==> flow/design.v (excerpt) <==
module LASER(
	CLK,
	RST,
	X,
	Y,
	C1X,
	C1Y,
	C2X,
	C2Y,
	DONE
);
input 		    CLK, RST;
input [3:0]         X, Y;
output reg	    DONE;
output reg [3:0]    C1X, C1Y, C2X, C2Y;
parameter    s_idle    = 'd0,
	     s_input   = 'd1,
	     s_circle1 = 'd2,
             s_circle2 = 'd3,
	     s_check   = 'd4,
	     s_output  = 'd5;
integer    i,j;
reg 	     map[0:15][0:15];
reg [2:0]    current_state, next_state;
reg [5:0]    cover_num1, best_num1, cover_num2, best_num2, previous_sum; 	
reg [6:0]    cnt, cnt1;
reg signed [4:0]    bias_x, bias_y;
reg signed [4:0]    cur_x, cur_y, cir1_x, cir1_y, cir2_x, cir2_y;
reg signed [4:0]    best_x1, best_y1, best_x2, best_y2;
reg signed [4:0]    last_x1, last_y1, last_x2, last_y2;
wire	convergence, search_finish, delay_flag;
wire    outside_x1, outside_y1, outside_x2, outside_y2;
wire signed[5:0]    dis1, dis2; 		
assign dis1 = (cur_x-cir1_x)*(cur_x-cir1_x) + (cur_y-cir1_y)*(cur_y-cir1_y);
assign dis2 = (cur_x-cir2_x)*(cur_x-cir2_x) + (cur_y-cir2_y)*(cur_y-cir2_y);
assign search_finish = (cnt == 'd63 && cnt1 == 'd80);
assign delay_flag = (cnt1 == 'd80);
assign convergence = (best_num1 + best_num2 <= previous_sum );
assign outside_x1 = (cir1_x + bias_x > 'd15 || cir1_x + bias_x < 0);
assign outside_y1 = (cir1_y + bias_y > 'd15 || cir1_y + bias_y < 0);
assign outside_x2 = (cir2_x + bias_x > 'd15 || cir2_x + bias_x < 0);
assign outside_y2 = (cir2_y + bias_y > 'd15 || cir2_y + bias_y < 0);
always@(posedge CLK) begin
        if(RST)	
            current_state <= s_idle;
        else	
	    current_state <= next_state;
end
always@(*) begin
        next_state = current_state;
        case(current_state)
            s_idle   : 			     next_state = s_input;
	    s_input  :  if(cnt == 'd39)	     next_state = s_circle1;
  ...
For scale: about 1800 cells after synthesis, roughly 380 flip-flops, roughly 27 I/O pins, ~0.018 mm2 of cells after synthesis.
export LEC_CHECK = 0
export CAP_MARGIN = 20
export CORE_MARGIN = 2
export CORE_UTILIZATION = 72
export CTS_CLUSTER_SIZE = 42
export HOLD_SLACK_MARGIN = -0.09
export PLACE_DENSITY_LB_ADDON = 0.0
export SETUP_SLACK_MARGIN = 1.43
export SLEW_MARGIN = 20
create_clock -name core_clock -period 4.98 [get_ports {CLK}]
run.sh (not shown) runs the stock make flow with config.mk's settings and CLKGATE_MAP_FILE=.
The starting point completed and failed the layout checks on negative setup slack.
Next try:
Settings changed: ABC_AREA set to 1, CTS_CLUSTER_DIAMETER set to 343, CTS_CLUSTER_SIZE 42 to not set, HOLD_SLACK_MARGIN -0.09 to not set, PLACE_DENSITY_LB_ADDON 0.0 to not set, SETUP_SLACK_MARGIN 1.43 to not set.
Clock period 4.98 ns to 2.7 ns, I/O delays scaled along.
Outcome: The changed run ran to the end with violations: negative setup slack; sequential share of layout area went down by 3.8 points; clock power rose by 91%; via count rose by 30%; clock-buffer cell count falls by 4.


LASER again, from the RTL that the note above started with.
export LEC_CHECK = 0
export CAP_MARGIN = 20
export CELL_PAD_IN_SITES_DETAIL_PLACEMENT = 2
export CELL_PAD_IN_SITES_GLOBAL_PLACEMENT = 0
export CORE_MARGIN = 10
export CORE_UTILIZATION = 58
export CTS_CLUSTER_SIZE = 64
export PLACE_DENSITY_LB_ADDON = 0.12
export SLEW_MARGIN = 35
create_clock -name core_clock -period 6.73 [get_ports {CLK}]
The starting point died in detailed placement with DPL-0033.
Rerun with:
==> flow/config.mk (replaced) <==
export PLATFORM = sky130hd
export DESIGN_NAME = LASER
export DESIGN_NICKNAME = LASER
export VERILOG_FILES = /design/flow/design.v
export SDC_FILE = /design/flow/constraint.sdc
export NUM_CORES = 4
export LEC_CHECK = 0
export CAP_MARGIN = 20
export CELL_PAD_IN_SITES_GLOBAL_PLACEMENT = 2
export CORE_MARGIN = 2
export CORE_UTILIZATION = 70
export CTS_CLUSTER_DIAMETER = 117
export GPL_TIMING_DRIVEN = 1
export SLEW_MARGIN = 20
export TNS_END_PERCENT = 25
==> flow/constraint.sdc (replaced) <==
create_clock -name core_clock -period 10.0 [get_ports {CLK}]
set_input_delay 2.0000 -clock core_clock [delete_from_list [all_inputs] [get_ports {CLK}]]
set_output_delay 2.0000 -clock core_clock [all_outputs]
set_load 0.01 [all_outputs]
What happened: The changed run aborted during global placement without I/O. Synthesized area is unchanged. Die size is lower by 30%. Synthesized cell count does not change.
Rerun with:
--- a/flow/config.mk
+++ b/flow/config.mk
@@ -9 +8,0 @@
-export CELL_PAD_IN_SITES_GLOBAL_PLACEMENT = 2
@@ -11,3 +10,2 @@
-export CORE_UTILIZATION = 70
-export CTS_CLUSTER_DIAMETER = 117
-export GPL_TIMING_DRIVEN = 1
+export CORE_UTILIZATION = 68
+export CTS_CLUSTER_DIAMETER = 343
@@ -15 +12,0 @@
-export TNS_END_PERCENT = 25
==> flow/constraint.sdc (replaced) <==
create_clock -name core_clock -period 3.62 [get_ports {CLK}]
set_input_delay 0.7240 -clock core_clock [delete_from_list [all_inputs] [get_ports {CLK}]]
set_output_delay 0.7240 -clock core_clock [all_outputs]
set_load 0.01 [all_outputs]
This time the run finished but failed the layout checks on negative setup slack.
Die size came out higher by about 3%.
Synthesized cell count stays the same.
Area after synthesis is unchanged.
Rerun with:
--- a/flow/config.mk
+++ b/flow/config.mk
@@ -10,2 +10 @@
-export CORE_UTILIZATION = 68
-export CTS_CLUSTER_DIAMETER = 343
+export CORE_UTILIZATION = 40
==> flow/constraint.sdc (replaced) <==
create_clock -name core_clock -period 5.89 [get_ports {CLK}]
set_input_delay 1.1780 -clock core_clock [delete_from_list [all_inputs] [get_ports {CLK}]]
set_output_delay 1.1780 -clock core_clock [all_outputs]
set_load 0.01 [all_outputs]
Outcome: This time the run passed the timing, design-rule and antenna checks; worst setup slack improves by 1900 ps; wire length goes down by about 3.4%; power fell by about 40%.


Setup of lane 1:
The RTL this note starts from:
==> flow/design.v <==
module LASER(
	CLK,
	RST,
	X,
	Y,
	C1X,
	C1Y,
	C2X,
	C2Y,
	DONE
);
input 		    CLK, RST;
input [3:0]         X, Y;
output reg	    DONE;
output reg [3:0]    C1X, C1Y, C2X, C2Y;
parameter    s_idle    = 'd0,
	     s_input   = 'd1,
	     s_circle1 = 'd2,
             s_circle2 = 'd3,
	     s_check   = 'd4,
	     s_output  = 'd5;
integer    i,j;
reg 	     map[0:15][0:15];
reg [2:0]    current_state, next_state;
reg [5:0]    cover_num1, best_num1, cover_num2, best_num2, previous_sum; 	
reg [6:0]    cnt, cnt1;
reg signed [4:0]    bias_x, bias_y;
reg signed [4:0]    cur_x, cur_y, cir1_x, cir1_y, cir2_x, cir2_y;
reg signed [4:0]    best_x1, best_y1, best_x2, best_y2;
reg signed [4:0]    last_x1, last_y1, last_x2, last_y2;
wire	convergence, search_finish, delay_flag;
wire    outside_x1, outside_y1, outside_x2, outside_y2;
wire signed[5:0]    dis1, dis2; 		
assign dis1 = (cur_x-cir1_x)*(cur_x-cir1_x) + (cur_y-cir1_y)*(cur_y-cir1_y);
assign dis2 = (cur_x-cir2_x)*(cur_x-cir2_x) + (cur_y-cir2_y)*(cur_y-cir2_y);
assign search_finish = (cnt == 'd63 && cnt1 == 'd80);
assign delay_flag = (cnt1 == 'd80);
assign convergence = (best_num1 + best_num2 <= previous_sum );
assign outside_x1 = (cir1_x + bias_x > 'd15 || cir1_x + bias_x < 0);
assign outside_y1 = (cir1_y + bias_y > 'd15 || cir1_y + bias_y < 0);
assign outside_x2 = (cir2_x + bias_x > 'd15 || cir2_x + bias_x < 0);
assign outside_y2 = (cir2_y + bias_y > 'd15 || cir2_y + bias_y < 0);
always@(posedge CLK) begin
        if(RST)	
            current_state <= s_idle;
        else	
	    current_state <= next_state;
end
always@(*) begin
        next_state = current_state;
        case(current_state)
            s_idle   : 			     next_state = s_input;
	    s_input  :  if(cnt == 'd39)	     next_state = s_circle1;
	    s_circle1:  if(search_finish)    next_state = s_circle2;
	    s_circle2:  if(search_finish)    next_state = s_check;
	    s_check  :  if(convergence)	     next_state = s_output;
	                else	             next_state = s_circle2;
	    s_output : 			     next_state = s_input;
        endcase
end
always@(posedge CLK) begin
        case(current_state)
            s_idle   :  if(RST)			       cnt <= 'd0;  
	    s_input  :  if(cnt == 'd39)		       cnt <= 'd0;
		        else 			       cnt <= cnt+1;
	    s_circle1:  if(next_state == s_circle2)    cnt <= 'd0;
		        else if(delay_flag)	       cnt <= cnt+1;
	    s_circle2:  if(next_state == s_check)      cnt <= 'd0;     
	                else if(delay_flag)	       cnt <= cnt+1;
	    s_output :				       cnt <= 'd0;					
        endcase
end
always@(posedge CLK) begin
        case(current_state)
            s_idle   :  if(RST)		  cnt1 <= 'd0;  
	    s_circle1:  if(delay_flag)    cnt1 <= 'd0;
	                else 		  cnt1 <= cnt1+1;
	    s_circle2:  if(delay_flag)	  cnt1 <= 'd0;
		        else 		  cnt1 <= cnt1+1;
	    s_output :			  cnt1 <= 'd0;
    endcase
end
always@(posedge CLK) begin
        case(current_state)
            s_idle   : if(RST)
		           for(i=0;i<16;i=i+1)
		               for(j=0;j<16;j=j+1)
		                   map[i][j] <= 'd0;
	    s_input  : map[X][Y] <= 'd1;
	    s_output : for(i=0;i<16;i=i+1)
		           for(j=0;j<16;j=j+1)
			       map[i][j] <= 'd0;		
        endcase
end
always@(posedge CLK) begin
	case(current_state)
		s_idle   : if(RST)    cur_x <= 0;
		s_circle1: 	      cur_x <= (outside_x1) ? 0 : cir1_x + bias_x;
		s_circle2:	      cur_x <= (outside_x2) ? 0 : cir2_x + bias_x;
		s_output : 	      cur_x <= 0;
	endcase
end
always@(posedge CLK) begin
	case(current_state)
		s_idle   : if(RST)    cur_y <= 0;
		s_circle1: 	      cur_y <= (outside_y1) ? 0 : cir1_y + bias_y;
		s_circle2:	      cur_y <= (outside_y2) ? 0 : cir2_y + bias_y;
		s_output : 	      cur_y <= 0;
	endcase
end
always@(posedge CLK) begin
	case(current_state)
	    s_idle   : 	if(RST)    
                            begin	
                                cir1_x <= 2; 			
                                cir1_y <= 0; 		 	
                            end
	    s_circle1:  if(delay_flag)			
			    begin	
			        if(cir1_x == 'd14)	
                                    begin	
                                        cir1_x <= 2; 			
                                        cir1_y <= cir1_y+2; 	
                                    end
			        else				
                                    begin	
                                        cir1_x <= cir1_x + 2;
				    end
			     end
			 else if(delay_flag)		
                             begin	
                                 cir1_x <= cir1_x + 2;
			     end 
	     s_check  :  if(!convergence)
		             begin   
                                 cir1_x <= best_x2;
		                 cir1_y <= best_y2;
		             end  
	     s_output :	 begin	
                             cir1_x <= 2; 			
                             cir1_y <= 0;
 			 end
	 endcase
end
always@(posedge CLK) begin
	case(current_state)
	    s_idle   : 	if(RST)					
                            begin
                                cir2_x <= 2; 			
                                cir2_y <= 0; 			
                            end
	    s_circle2:  if(delay_flag)
			    begin	
			        if(cir2_x == 'd14)	
                                    begin	
                                        cir2_x <= 2; 			
                                        cir2_y <= cir2_y+2;
                                    end
				else
				    begin
                                	cir2_x <= cir2_x + 2;
				    end
			     end
	    s_check  :  if(!convergence)
		            begin	
                                cir2_x <= 2; 			
                                cir2_y <= 0; 			
                            end
	    s_output :	
		        begin	
                            cir2_x <= 2; 			
                            cir2_y <= 0; 			
                        end
	endcase
end
always@(posedge CLK) begin
	case(current_state)
	    s_idle   :  if(RST)					
                            begin	
                                best_x1 <= 0; 
                                best_y1 <= 0; 												
                            end
	    s_circle1:  if(delay_flag)			
                            begin	
                                best_x1 <= (cover_num1 > best_num1) ? cir1_x : best_x1;
				best_y1 <= (cover_num1 > best_num1) ? cir1_y : best_y1;
                            end
	    s_check  :  if(!convergence)		
                            begin	
                                best_x1 <= best_x2;
			        best_y1 <= best_y2;										
                            end
	    s_output :							
                            begin	
                                best_x1 <= 0; 
				best_y1 <= 0; 												
                            end
	endcase
end
always@(posedge CLK) begin
	case(current_state)
            s_idle   : 	if(RST)					
                            begin
	                        best_x2 <= 0; 
				best_y2 <= 0;
 			    end
	    s_circle2:  if(delay_flag)			
                            begin
                         	best_x2 <= (cover_num2 > best_num2) ? cir2_x : best_x2;
				best_y2 <= (cover_num2 > best_num2) ? cir2_y : best_y2;
                            end 
	    s_output :	begin	
                            best_x2 <= 0; 
			    best_y2 <= 0; 	
                        end
	endcase
end
always@(posedge CLK) begin
	case(current_state)
	    s_idle   : if(RST) 					
                           bias_x <= -'d4;
	    s_circle1: if(bias_x == 'd4)
		           bias_x <= -'d4;
		       else
			   bias_x <= bias_x+1;
	    s_circle2: if(bias_x == 'd4)		
                           bias_x <= -'d4;
		       else	
			   bias_x <= bias_x+1;
	    s_output : bias_x <= -'d4;
	endcase
end
always@(posedge CLK) begin
	case(current_state)
	    s_idle   : if(RST) 					
                           bias_y <= -'d4;
	    s_circle1: if(delay_flag)			
                           bias_y <= -'d4;
		       else if(bias_x == 'd4)	
                           bias_y <= bias_y+1;	 			
	    s_circle2: if(delay_flag)			
                           bias_y <= -'d4;
		       else if(bias_x == 'd4)	
                           bias_y <= bias_y+1;	
	    s_output : bias_y <= -'d4;
	endcase
end
always@(posedge CLK) begin
	case(current_state)
	    s_idle   : if(RST) 												
                           cover_num1 <= 'd0;
	    s_circle1: if(delay_flag)										
                           cover_num1 <= 'd0;
		       else if(outside_x1 || outside_y1)					
                           cover_num1 <= cover_num1;
		       else if(dis1 <= 'sd16  && map[cur_x][cur_y] == 'd1)	
                           cover_num1 <= cover_num1+1;					 
	    s_output : 						 								
                       cover_num1 <= 'd0;
	endcase
end
always@(posedge CLK) begin
	case(current_state)
	    s_idle   : if(RST) 												
                           best_num1 <= 'd0;
	    s_circle1: if(delay_flag)										
                           best_num1 <= (cover_num1 > best_num1) ? cover_num1 : best_num1;					
	    s_check  : if(!convergence)										
                           best_num1 <= best_num2;		
	    s_output : 														
                           best_num1 <= 'd0;
	endcase
end
always@(posedge CLK) begin
	case(current_state)
	    s_idle   : if(RST) 												
                           cover_num2 <= 'd0;				
	    s_circle2: if(delay_flag)										
                           cover_num2 <= 'd0;
		       else if(outside_x2 || outside_y2)					
                           cover_num2 <= cover_num2;
		       else if(dis2 <= 'sd16  && map[cur_x][cur_y] == 'd1)	
                           cover_num2 <= (dis1 > 'sd16) ? cover_num2+1 : cover_num2;	
	    s_output : 														
                       cover_num2 <= 'd0;
	endcase
end
always@(posedge CLK) begin
	case(current_state)
	    s_idle   : if(RST) 												
                           best_num2 <= 'd0;				
	    s_circle2: if(delay_flag)										
                           best_num2 <= (cover_num2 > best_num2) ? cover_num2 : best_num2;
	    s_check	 : if(!convergence)										
                           best_num2 <= 'd0;
	    s_output : 														
                           best_num2 <= 'd0;
	endcase
end
always@(posedge CLK) begin
	case(current_state)
	    s_idle   : if(RST) 	           previous_sum <= 'd0;				
	    s_check  : if(!convergence)    previous_sum <= best_num1 + best_num2;	
	    s_output : 		           previous_sum <= 'd0;
	endcase
end
always@(posedge CLK) begin
	if(current_state == s_check && !convergence)
	begin
	    last_x1 <= best_x1;
	    last_y1 <= best_y1;
	    last_x2 <= best_x2;
	    last_y2 <= best_y2;
	end
	else if(current_state == s_output)
	begin
            last_x1 <= 'd0;
	    last_y1 <= 'd0;
	    last_x2 <= 'd0;
	    last_y2 <= 'd0;
	end
end
always@(posedge CLK) begin
	if(next_state == s_output)    DONE <= 'd1;
	else			      DONE <= 'd0;
end
always@(posedge CLK) begin
	if(next_state == s_output) 
	begin
	    C1X <= last_x1[3:0];
	    C1Y <= last_y1[3:0];
	    C2X <= last_x2[3:0];
	    C2Y <= last_y2[3:0];
	end
	else
	begin
	    C1X <= 'd0;
	    C1Y <= 'd0;
	    C2X <= 'd0;
	    C2Y <= 'd0;
	end
end
endmodule 
clock: 6.0 ns
lec_check: 0
abc_area: 1
cap_margin: 0
cell_pad_in_sites_detail_placement: 2
cell_pad_in_sites_global_placement: 2
core_aspect_ratio: 0.59
core_margin: 3
core_utilization: 40
max_routing_layer: met4
min_routing_layer: met2
setup_slack_margin: 0.64
slew_margin: 40
tns_end_percent: 90
Every stage of the flow completed for lane 1, and the final layout passed the timing, design-rule and antenna checks.
> inputs changed (lane 1 -> lane 2)
- CORE_MARGIN now 2, was 3
- SETUP_SLACK_MARGIN now -0.31, was 0.64
- CAP_MARGIN now 20, was 0
- TNS_END_PERCENT no longer set, was 90
- CORE_UTILIZATION now 72, was 40
- CORE_ASPECT_RATIO no longer set, was 0.59
- MAX_ROUTING_LAYER no longer set, was met4
- ABC_AREA no longer set, was 1
- SLEW_MARGIN now 20, was 40
- PLACE_DENSITY_LB_ADDON now 0.0, previously not set
- CELL_PAD_IN_SITES_DETAIL_PLACEMENT no longer set, was 2
- MIN_ROUTING_LAYER no longer set, was met2
- CELL_PAD_IN_SITES_GLOBAL_PLACEMENT no longer set, was 2
- the clock period (ns, I/O delays scaled along) now 4.98, was 6.0
## What came out
- Lane 1: flow completed, timing, DRC and antenna clean
- Lane 2: all stages done; final checks FAILED (negative setup slack).
- Die area (lane 2 vs. lane 1) decreases by more than a quarter
- Synthesized cell count, lane 2 and lane 1, higher one = lane 1.
- Summary of lane 2 over lane 1: wire length shrank by 34 mm; wire length on met2 shrank by about 40%; number of distinct library cell variants in the gate-level netlist after synthesis grew by about 50%.
- Lane 1 has higher cell count than lane 2.
Input changes introduced in lane 3 (baseline for comparison: lane 2):
- CORE_UTILIZATION now 8, was 72
- SETUP_SLACK_MARGIN no longer set, was -0.31
- PLACE_DENSITY_LB_ADDON no longer set, was 0.0
- the clock period (ns, I/O delays scaled along) now 7.1, was 4.98
==> comparison <==
Lane 2 and lane 3: one clean run, lane 3; the rest did not finish clean. Summary of the comparison: via count is lower in lane 3, relative to lane 2. Highest metal layer with signal wires: met4 -> lane 2, met5 -> lane 3. Of lane 2 and lane 3, lane 3 shows the higher clock skew, with lane 2 below it. Compare lane 2 and lane 3 | well-tap cell count lower: lane 2. cover_num1[5] as the worst setup path endpoint was reported by lane 2, and cover_num1[4] by lane 3.
> inputs changed (lane 3 -> lane 4)
- putting SETUP_SLACK_MARGIN at 1.21 where nothing was set
- putting CTS_CLUSTER_SIZE at 48 where nothing was set
- putting PLACE_DENSITY_LB_ADDON at 0.0 where nothing was set
- swapping 8 for 72 in CORE_UTILIZATION
- swapping 7.1 for 4.43 in the clock period (ns, I/O delays scaled along)
### Flow results
Of the two values seen for critical path launch point, cir1_x[1] was produced by lane 3 and cur_x[1] by lane 4.
Going from lane 3 to lane 4, critical path depth saw an increase, vertical die size saw a decrease.
Diff lane 4 and lane 3: total die size lower in lane 4
STATUS run=lane 4 STAGES=ALL_DONE FINAL_CHECKS=FAILED CAUSE=negative setup slack
Lane 3 vs lane 4, leading power group: clock vs registers
Compared with lane 3, lane 4 shows a number of DRC markers in iteration 0 that is 58% higher.
[compare] base=lane 3 new=lane 4: placeable core region decreased 89%, fraction of power consumed by the clock network decreased 3.0 points.
Power figures rest on the tool's default switching activity, not on a simulated workload.
